// breakout
module breakout(
    input logic clk,
    input logic right,
    input logic left,
    input logic reset,
    output logic [2:0] red,
    output logic [2:0] green,
    output logic [2:0] blue,
    output logic hsync,
    output logic vsync
    );
For scale: about 1700 cells after synthesis, roughly 160 flip-flops, roughly 0.011 mm2 of cells after synthesis.
clock: 3.9 ns
lec_check: 0
abc_area: 1
cap_margin: 20
core_margin: 2
core_utilization: 72
cts_cluster_diameter: 350
gpl_routability_driven: 0
min_routing_layer: met1
place_density_lb_addon: 0.07
slew_margin: 40
tns_end_percent: 35
run.sh (not shown) runs the stock make flow with config.mk's settings and CLKGATE_MAP_FILE=.
The starting point completed and failed the layout checks on negative setup slack.
Rerun with:
--- a/flow/config.mk
+++ b/flow/config.mk
@@ -9,9 +9,8 @@
 export CAP_MARGIN = 20
 export CORE_MARGIN = 2
-export CORE_UTILIZATION = 72
-export CTS_CLUSTER_DIAMETER = 350
-export GPL_ROUTABILITY_DRIVEN = 0
+export CORE_UTILIZATION = 61
+export CTS_CLUSTER_DIAMETER = 70
 export MIN_ROUTING_LAYER = met1
 export PLACE_DENSITY_LB_ADDON = 0.07
-export SLEW_MARGIN = 40
+export SLEW_MARGIN = 20
 export TNS_END_PERCENT = 35
==> flow/constraint.sdc (replaced) <==
create_clock -name core_clock -period 4.8 [get_ports {clk}]
set_input_delay 0.9600 -clock core_clock [delete_from_list [all_inputs] [get_ports {clk}]]
set_output_delay 0.9600 -clock core_clock [all_outputs]
set_load 0.01 [all_outputs]
What happened: With this change the flow finished clean; worst hold slack barely changes; global-route usage shrinks by 7.0 points; critical path depth does not change; total power came out lower by 19%; synthesized cell count is unchanged; clock skew hardly moves; routed wire length went down by 2.5%; via count goes down by 4.5%; final cell count increases by 0.41%; clock power drops by 14%; die area rose by 17%.

Starting RTL as in the previous note.
==> flow/config.mk <==
export PLATFORM = sky130hd
export DESIGN_NAME = breakout
export DESIGN_NICKNAME = breakout
export VERILOG_FILES = /design/flow/design.v
export SDC_FILE = /design/flow/constraint.sdc
export NUM_CORES = 4
export LEC_CHECK = 0
export ABC_AREA = 1
export CAP_MARGIN = 0
export CORE_ASPECT_RATIO = 1.23
export CORE_MARGIN = 2
export CORE_UTILIZATION = 72
export CTS_CLUSTER_DIAMETER = 396
export CTS_CLUSTER_SIZE = 97
export SETUP_SLACK_MARGIN = 0.31
export SLEW_MARGIN = 20
export TNS_END_PERCENT = 10
==> flow/constraint.sdc <==
create_clock -name core_clock -period 4.36 [get_ports {clk}]
set_input_delay 0.8720 -clock core_clock [delete_from_list [all_inputs] [get_ports {clk}]]
set_output_delay 0.8720 -clock core_clock [all_outputs]
set_load 0.01 [all_outputs]
Next try:
- CAP_MARGIN: 0 -> 20
- CORE_ASPECT_RATIO: 1.23 -> 0.5
- CTS_CLUSTER_DIAMETER: 396 -> 375
- CTS_CLUSTER_SIZE: 97 -> 98
- SETUP_SLACK_MARGIN: 0.31 -> not set
- clock period: 4.36 -> 6.36 ns (I/O delays scaled with it)
What happened: Final area fell by about 5%; cell count falls by about 2.5%; power fell by about 33%; global-route usage fell by 0.69 points; die size increases by about 0.33%; area after synthesis is unchanged; count of clock-buffer cells in the layout is higher by 1; via count is lower by 3.2%; non-clock buffer count is lower by 45.
Next try:
- CORE_ASPECT_RATIO: 0.5 -> not set
- CTS_CLUSTER_DIAMETER: 375 -> not set
- CTS_CLUSTER_SIZE: 98 -> not set
- PLACE_DENSITY_LB_ADDON: not set -> 0.02
- TNS_END_PERCENT: 10 -> not set
- clock period: 6.36 -> 3.61 ns (I/O delays scaled with it)
The new run finished but fails on setup timing.
Cell area increases by 11%.
Synthesized cell count is unchanged.
Total power grows by 81%.
Next try:
- CTS_CLUSTER_SIZE: not set -> 97
- PLACE_DENSITY_LB_ADDON: 0.02 -> not set
- SETUP_SLACK_MARGIN: not set -> 0.91
- clock period: 3.61 -> 3.79 ns (I/O delays scaled with it)
Effect:
- The new run produced a layout that fails on setup timing
- via count is about the same
- cell area stays flat
- clock skew barely changes
- register-to-register slack improved by 0.35 ns
- wire length rises by about 1.6%
- sequential power falls by about 5%
- synthesized cell count is unchanged
- utilization hardly moves
- total power falls by about 2.8%
- worst hold slack stays flat

run A:
breakout again, from the RTL that the note above started with.
==> flow/config.mk <==
export PLATFORM = sky130hd
export DESIGN_NAME = breakout
export DESIGN_NICKNAME = breakout
export VERILOG_FILES = /design/flow/design.v
export SDC_FILE = /design/flow/constraint.sdc
export NUM_CORES = 4
export LEC_CHECK = 0
export CAP_MARGIN = 10
export CORE_ASPECT_RATIO = 0.66
export CORE_MARGIN = 8
export CORE_UTILIZATION = 31
export GPL_ROUTABILITY_DRIVEN = 0
export GPL_TIMING_DRIVEN = 1
export HOLD_SLACK_MARGIN = 0.3
export SETUP_SLACK_MARGIN = 2.81
export SLEW_MARGIN = 15
==> flow/constraint.sdc <==
create_clock -name core_clock -period 11.5 [get_ports {clk}]
set_input_delay 2.3000 -clock core_clock [delete_from_list [all_inputs] [get_ports {clk}]]
set_output_delay 2.3000 -clock core_clock [all_outputs]
set_load 0.01 [all_outputs]
Run A ran to completion and came out clean on the timing, DRC and antenna checks.
Here is what was changed in the inputs of run B compared with run A.
==> flow/config.mk <==
export PLATFORM = sky130hd
export DESIGN_NAME = breakout
export DESIGN_NICKNAME = breakout
export VERILOG_FILES = /design/flow/design.v
export SDC_FILE = /design/flow/constraint.sdc
export NUM_CORES = 4
export LEC_CHECK = 0
export CAP_MARGIN = 20
export CORE_MARGIN = 2
export CORE_UTILIZATION = 40
export SLEW_MARGIN = 20
==> flow/constraint.sdc <==
create_clock -name core_clock -period 6.49 [get_ports {clk}]
set_input_delay 1.2980 -clock core_clock [delete_from_list [all_inputs] [get_ports {clk}]]
set_output_delay 1.2980 -clock core_clock [all_outputs]
set_load 0.01 [all_outputs]
[summary]
Run A has a higher final design instance area without fill than run B.
Power: run B vs run A up about 80%
Compared with run A, run B shows a via count of the first global-routing pass that is 184 higher.
The met1 wire length in run B is 0.884 times that in run A.
Between run B and run A, clock buffer count is lower for run B, run A comes in above that.
Run A -> run B: die area decreased by more than a quarter
Higher clock group share of total power was reported by run A, not run B.
Sort run B and run A by largest net degree at the start of global routing desc -> top: run B
Relative to run A, post-placement cell count has decreased by 111 in run B.
Going from run A to run B, worst reg2reg path depth grows by 1.

job 3134:
Starting RTL as in the previous note.
clock: 11.5 ns
lec_check: 0
cap_margin: 10
core_aspect_ratio: 0.66
core_margin: 5
core_utilization: 31
gpl_timing_driven: 0
hold_slack_margin: 0.3
setup_slack_margin: 2.81
slew_margin: 15
Input changes introduced in job 7842 (baseline for comparison: job 3134):
Settings: a change of CORE_MARGIN from 5 to 2; a deleted GPL_TIMING_DRIVEN that had been 0; a change of SLEW_MARGIN from 15 to 35; a change of CAP_MARGIN from 10 to 35; a deleted SETUP_SLACK_MARGIN that had been 2.81; a deleted CORE_ASPECT_RATIO that had been 0.66; a change of CORE_UTILIZATION from 31 to 40; a change of the clock period (ns, I/O delays scaled along) from 11.5 to 4.52.
### Flow results
Job 7842 vs. job 3134: tap cell instance count saw a decrease; number of rows created at floorplan went up by 5; portion of the clock cycle consumed by the worst path in the final layout went up; final worst hold slack has remained practically unchanged.
Compared with job 3134, job 7842 shows met3 track utilization from global routing lower by 0.52 points.
Job 7842 completed end to end; final checks failed (setup timing).
Setup changes, job 7842 to job 4888
Settings: a change of CAP_MARGIN from 35 to 20; a change of CORE_UTILIZATION from 40 to 65; an added ABC_AREA of 1; a change of SLEW_MARGIN from 35 to 20; a deleted HOLD_SLACK_MARGIN that had been 0.3; a change of the clock period (ns, I/O delays scaled along) from 4.52 to 4.7.
- Job 4888: full flow OK, the timing, DRC and antenna checks passed
- Job 4888 ended up with a higher wire length than job 7842 did.
- Job 4888: clock share of power lower than job 7842
- From job 7842 to job 4888 the numbers moved as follows: overall fraction of global-route tracks in use now sits higher; worst-case clock skew held steady; share of synthesized area occupied by flip-flops and latches went down 3.2 points; flip-flop and latch share of the layout cell area -1.3 points.
- Job 4888 reports a lower ratio of final minimum period to clock period than job 7842 does.
- Job 4888 ends up with a synthesized cell area that is about 11% higher than in job 7842.
- The run showing the smaller design area is job 7842.
- The run with more setup slack is job 4888; job 7842 has less.
- Sort job 7842 and job 4888 by layout-stage area growth over the synthesis result, ascending, and job 4888 comes first.

breakout again, from the RTL that the note above started with.
Design breakout, start of the top module:
module breakout(
    input logic clk,
    input logic right,
    input logic left,
    input logic reset,
    output logic [2:0] red,
    output logic [2:0] green,
    output logic [2:0] blue,
    output logic hsync,
    output logic vsync
    );
clock: 3.63 ns
lec_check: 0
abc_area: 1
cap_margin: 20
core_margin: 2
core_utilization: 72
cts_cluster_diameter: 349
cts_cluster_size: 21
gpl_routability_driven: 0
place_density_lb_addon: 0.02
slew_margin: 25
The starting point finished but fails on setup timing.
Change:
- CORE_UTILIZATION: 72 -> 71
- CTS_CLUSTER_DIAMETER: 349 -> unset
- CTS_CLUSTER_SIZE: 21 -> unset
- GPL_ROUTABILITY_DRIVEN: 0 -> unset
- PLACE_DENSITY_LB_ADDON: 0.02 -> unset
- SLEW_MARGIN: 25 -> 20
- clock period: 3.63 -> 6.5 ns (I/O delays scaled with it)
This time the run finished with timing, DRC and antenna clean. Total power goes down by 45%. First-iteration DRC count came out lower by 38%. Core utilization shrinks by 9.2 points.

Starting RTL as in the previous note.
==> flow/config.mk <==
export PLATFORM = sky130hd
export DESIGN_NAME = breakout
export DESIGN_NICKNAME = breakout
export VERILOG_FILES = /design/flow/design.v
export SDC_FILE = /design/flow/constraint.sdc
export NUM_CORES = 4
export LEC_CHECK = 0
export ABC_AREA = 1
export CAP_MARGIN = 20
export CORE_ASPECT_RATIO = 0.72
export CORE_MARGIN = 2
export CORE_UTILIZATION = 72
export CTS_CLUSTER_DIAMETER = 397
export CTS_CLUSTER_SIZE = 99
export HOLD_SLACK_MARGIN = 0.27
export PLACE_DENSITY = 0.39
export SLEW_MARGIN = 20
export TNS_END_PERCENT = 15
==> flow/constraint.sdc <==
create_clock -name core_clock -period 3.76 [get_ports {clk}]
set_input_delay 0.7520 -clock core_clock [delete_from_list [all_inputs] [get_ports {clk}]]
set_output_delay 0.7520 -clock core_clock [all_outputs]
set_load 0.01 [all_outputs]
The baseline produced a layout that fails on negative setup slack.
Next try:
- CORE_ASPECT_RATIO: 0.72 -> not set
- CORE_UTILIZATION: 72 -> 65
- CTS_CLUSTER_DIAMETER: 397 -> not set
- CTS_CLUSTER_SIZE: 99 -> not set
- HOLD_SLACK_MARGIN: 0.27 -> not set
- PLACE_DENSITY: 0.39 -> not set
- TNS_END_PERCENT: 15 -> not set
- clock period: 3.76 -> 4.68 ns (I/O delays scaled with it)
The changed run passed the timing, DRC and antenna checks. Total power goes down by about a fifth. Via count goes down by roughly a tenth. Worst setup slack is better by 0.60 ns. Routed wire length goes down by about a fifth. Die size goes up by roughly a tenth. Clock power goes down by about a fifth. Sequential power goes down by about a fifth. Non-clock buffer count goes down by 109. Final cell count goes down by a few percent. Hold slack barely changes.

oak:
Starting RTL as in the previous note.
Settings: LEC_CHECK=0, ABC_AREA=1, CAP_MARGIN=0, CORE_MARGIN=2, CORE_UTILIZATION=72, CTS_CLUSTER_DIAMETER=343, CTS_CLUSTER_SIZE=100, GPL_ROUTABILITY_DRIVEN=0, PLACE_DENSITY_LB_ADDON=0.07, SETUP_SLACK_MARGIN=1.04, SLEW_MARGIN=20, TNS_END_PERCENT=60; clock period 3.6 ns.
The flow for oak finished, though final verification flagged setup timing.
Input-level comparison between pine and oak:
Settings: SETUP_SLACK_MARGIN no longer set, was 1.04; CTS_CLUSTER_DIAMETER no longer set, was 343; TNS_END_PERCENT no longer set, was 60; SLEW_MARGIN now 25, was 20; CTS_CLUSTER_SIZE no longer set, was 100; PLACE_DENSITY_LB_ADDON now 0.02, was 0.07; CAP_MARGIN now 20, was 0; the clock period (ns, I/O delays scaled along) now 3.63, was 3.6.
Finished, but not clean: pine, with setup timing. Re detailed-routed wire length on met3: oak and pine aren't equal, and the lower value belongs to pine. On first-pass GRT wire length, pine does better than oak. The final cycle utilization of the critical path number comes out higher for pine vs oak. Between oak and pine, the combinational fraction of the cell area is higher for pine. The wire length of pine is lower than that of oak. Compare oak and pine | area growth from synthesis to layout higher: oak. Relative to oak, pine improves worst hold margin. Final standard cell area without fillers ended up 250 µm² lower on pine than on oak. Portion of total power attributed to the clock network sits lower in pine than in oak.
The following lists how birch was set up differently from pine:
Settings: PLACE_DENSITY_LB_ADDON: 0.02 -> unset; GPL_ROUTABILITY_DRIVEN: 0 -> unset; CORE_UTILIZATION: 72 -> 67; SLEW_MARGIN: 25 -> 20; the clock period (ns, I/O delays scaled along): 3.63 -> 5.17.
==> results <==
On total combinational power: birch sits below pine. First-iteration DRC count (lower): birch. Diff birch and pine: antenna diode instance count lower in birch. Looking at the reports, birch completed the entire flow and the layout it produced met the timing, DRC and antenna checks. Global-route usage ends up higher on pine. The worst clock skew in birch was higher than what pine gave. birch vs pine: global-route wire length before repair down by a few percent. Looking at met2 wirelength from detailed routing, birch sits below pine. Post-synth area from yosys stat of pine is on par with birch. Diff pine -> birch: portion of total power attributed to combinational logic now sits lower; pin count of the biggest net entering global routing now sits higher.

## rev 12
breakout again, from the RTL that the note above started with.
clock: 1.37 ns
lec_check: 0
abc_area: 1
cap_margin: 20
core_margin: 2
core_utilization: 72
cts_cluster_diameter: 91
cts_cluster_size: 78
place_density_lb_addon: 0.09
setup_slack_margin: 0.41
slew_margin: 20
In the summary table, rev 12 is marked failed, with error DPL-0038 raised in clock tree synthesis.
diff inputs: rev 12 => rev 13
Settings: changing CTS_CLUSTER_SIZE from 78 to 10; removing PLACE_DENSITY_LB_ADDON (formerly 0.09); setting HOLD_SLACK_MARGIN to 0.26 for the first time; removing CTS_CLUSTER_DIAMETER (formerly 91); removing SETUP_SLACK_MARGIN (formerly 0.41); changing the clock period (ns, I/O delays scaled along) from 1.37 to 3.79.
Findings:
Ran to the end and failed final checks on negative setup slack: rev 13.
Diff rev 13..rev 12 | synthesized instance count | unchanged
Comparing rev 12 against rev 13, there is no change at all in area enclosed by the die boundary.
Number of instances in the placed design, rev 13 and rev 12: lower on rev 13
Summary of rev 13 over rev 12: post-placement worst setup slack +2030 ps, number of top-level pins neither gained nor lost much.

breakout again, from the RTL that the note above started with.
make LEC_CHECK=0 CAP_MARGIN=20 CORE_MARGIN=2 CORE_UTILIZATION=71 CTS_CLUSTER_DIAMETER=91 PLACE_DENSITY_LB_ADDON=0.09 SETUP_SLACK_MARGIN=0.41 SLEW_MARGIN=20 finish   # period 1.37 ns
The first run died in clock tree synthesis with DPL-0038.
Change:
CORE_UTILIZATION = 40   (was 71)
CTS_CLUSTER_DIAMETER = unset   (was 91)
PLACE_DENSITY_LB_ADDON = unset   (was 0.09)
SETUP_SLACK_MARGIN = unset   (was 0.41)
clock period = 8.0 ns   (was 1.37 ns; I/O delays follow)
After rerunning:
- With this change the flow produced a clean layout
- synthesized cell count does not change
- area after synthesis is unchanged
- die area grows by 75%
Change:
ABC_AREA = 1   (was unset)
CTS_CLUSTER_DIAMETER = 291   (was unset)
MAX_ROUTING_LAYER = met4   (was unset)
Synthesized cell count goes up by 44%; clock power came out higher by about 3.7%; power grows by about 2%; setup slack gets better by 0.27 ns; register-to-register slack loses 0.80 ns.

Setup of violet:
breakout again, from the RTL that the note above started with.
==> flow/design.v (excerpt) <==
module breakout(
    input logic clk,
    input logic right,
    input logic left,
    input logic reset,
    output logic [2:0] red,
    output logic [2:0] green,
    output logic [2:0] blue,
    output logic hsync,
    output logic vsync
    );
Settings: LEC_CHECK=0, CAP_MARGIN=35, CORE_MARGIN=5, CORE_UTILIZATION=40, HOLD_SLACK_MARGIN=0.3, SETUP_SLACK_MARGIN=1.28, SLEW_MARGIN=35; clock period 11.5 ns.
Inputs modified between violet and quartz:
# violet
export LEC_CHECK = 0
export CAP_MARGIN = 35
export CORE_MARGIN = 5
export CORE_UTILIZATION = 40
export HOLD_SLACK_MARGIN = 0.3
export SETUP_SLACK_MARGIN = 1.28
export SLEW_MARGIN = 35
create_clock -name core_clock -period 11.5 [get_ports {clk}]
# quartz
export LEC_CHECK = 0
export CAP_MARGIN = 20
export CORE_MARGIN = 2
export CORE_UTILIZATION = 40
export HOLD_SLACK_MARGIN = -0.05
export SLEW_MARGIN = 35
create_clock -name core_clock -period 4.52 [get_ports {clk}]
### Flow results
From violet to quartz the numbers moved as follows: critical path depth +1; number of clock-tree buffers in the layout closely matched the old numbers; proportion of power drawn by flip-flops and latches saw a decrease; buffer depth of the longest clock path ~0 delta; pin count of the biggest net entering global routing went down 28.
[quartz] flow finished | final checks: failed | reasons: setup timing
Delta (quartz minus violet): first-pass GRT wire length higher, power per cell area went up by 180 mW/mm^2, total design power rose by 2.2 mW, non-clock buffer count went up.
diff inputs: quartz => ember
# quartz
export LEC_CHECK = 0
export CAP_MARGIN = 20
export CORE_MARGIN = 2
export CORE_UTILIZATION = 40
export HOLD_SLACK_MARGIN = -0.05
export SLEW_MARGIN = 35
create_clock -name core_clock -period 4.52 [get_ports {clk}]
# ember
export LEC_CHECK = 0
export ABC_AREA = 1
export CAP_MARGIN = 20
export CORE_MARGIN = 2
export CORE_UTILIZATION = 69
export SLEW_MARGIN = 20
create_clock -name core_clock -period 3.79 [get_ports {clk}]
### Flow results
From the logs: ember reached the end of the flow and failed the layout checks with setup timing.
Between quartz and ember, the flow reports number of cell instances after yosys synthesis increasing by more than a quarter.
Post-cts sizing count, quartz and ember: larger value in ember
On reported net switching power: between quartz and ember, it ends up lower for quartz.
ember against quartz; number of DRC violations after detailed-routing iteration 0 is up by more than 100%.
The higher combinational share of power came out of ember.
AND-OR/OR-AND gates as the largest family of logic cells by area was reported by quartz, and simple AND/OR/NAND/NOR gates by ember.
Final area: ember worse than quartz
When ember is measured against quartz, its chip area estimate from yosys synthesis turns out about 11% higher.
In ember the number of cells produced by synthesis turned out 519 higher than in quartz.
Count of clock-buffer cells in the layout, quartz and ember: lower on quartz
When the final numbers for quartz and ember were put side by side, the met1 capacity usage during global routing turned out to be smaller in quartz.
Modified inputs, onyx compared to ember
# ember
export LEC_CHECK = 0
export ABC_AREA = 1
export CAP_MARGIN = 20
export CORE_MARGIN = 2
export CORE_UTILIZATION = 69
export SLEW_MARGIN = 20
create_clock -name core_clock -period 3.79 [get_ports {clk}]
# onyx
export LEC_CHECK = 0
export ABC_AREA = 1
export CAP_MARGIN = 20
export CORE_MARGIN = 2
export CORE_UTILIZATION = 72
export CTS_CLUSTER_DIAMETER = 397
export CTS_CLUSTER_SIZE = 97
export PLACE_DENSITY = 0.37
export SETUP_SLACK_MARGIN = 0.91
export SLEW_MARGIN = 20
export TNS_END_PERCENT = 10
create_clock -name core_clock -period 3.79 [get_ports {clk}]
[summary]
- Final checks on onyx, whose flow otherwise completed, came back failing, citing setup timing.
- Global-route usage, onyx and ember: lower on ember
- The setup clock skew after layout of onyx is higher than that of ember.
- Looking only at switching component of the power, and setting everything else aside, the lower value of onyx and ember goes to ember.
- Of the two values seen for last element of the critical path, green[2] was produced by onyx and blue[2] by ember.
- Compared with ember, onyx ends up with more cell area.
- Clock network power share for onyx is lower than for ember.
- Width of the die shrinks by a few percent when moving from ember to onyx.
- Compared with ember, onyx shows a met3 wirelength from detailed routing that is 1.6 mm higher.
- Antenna diode instance count came out lower on onyx than on ember.
- Between onyx and ember, wire length on met1 is lower for ember, onyx comes in above that.
No activity file was given, so power comes from the tool's default toggle rates.
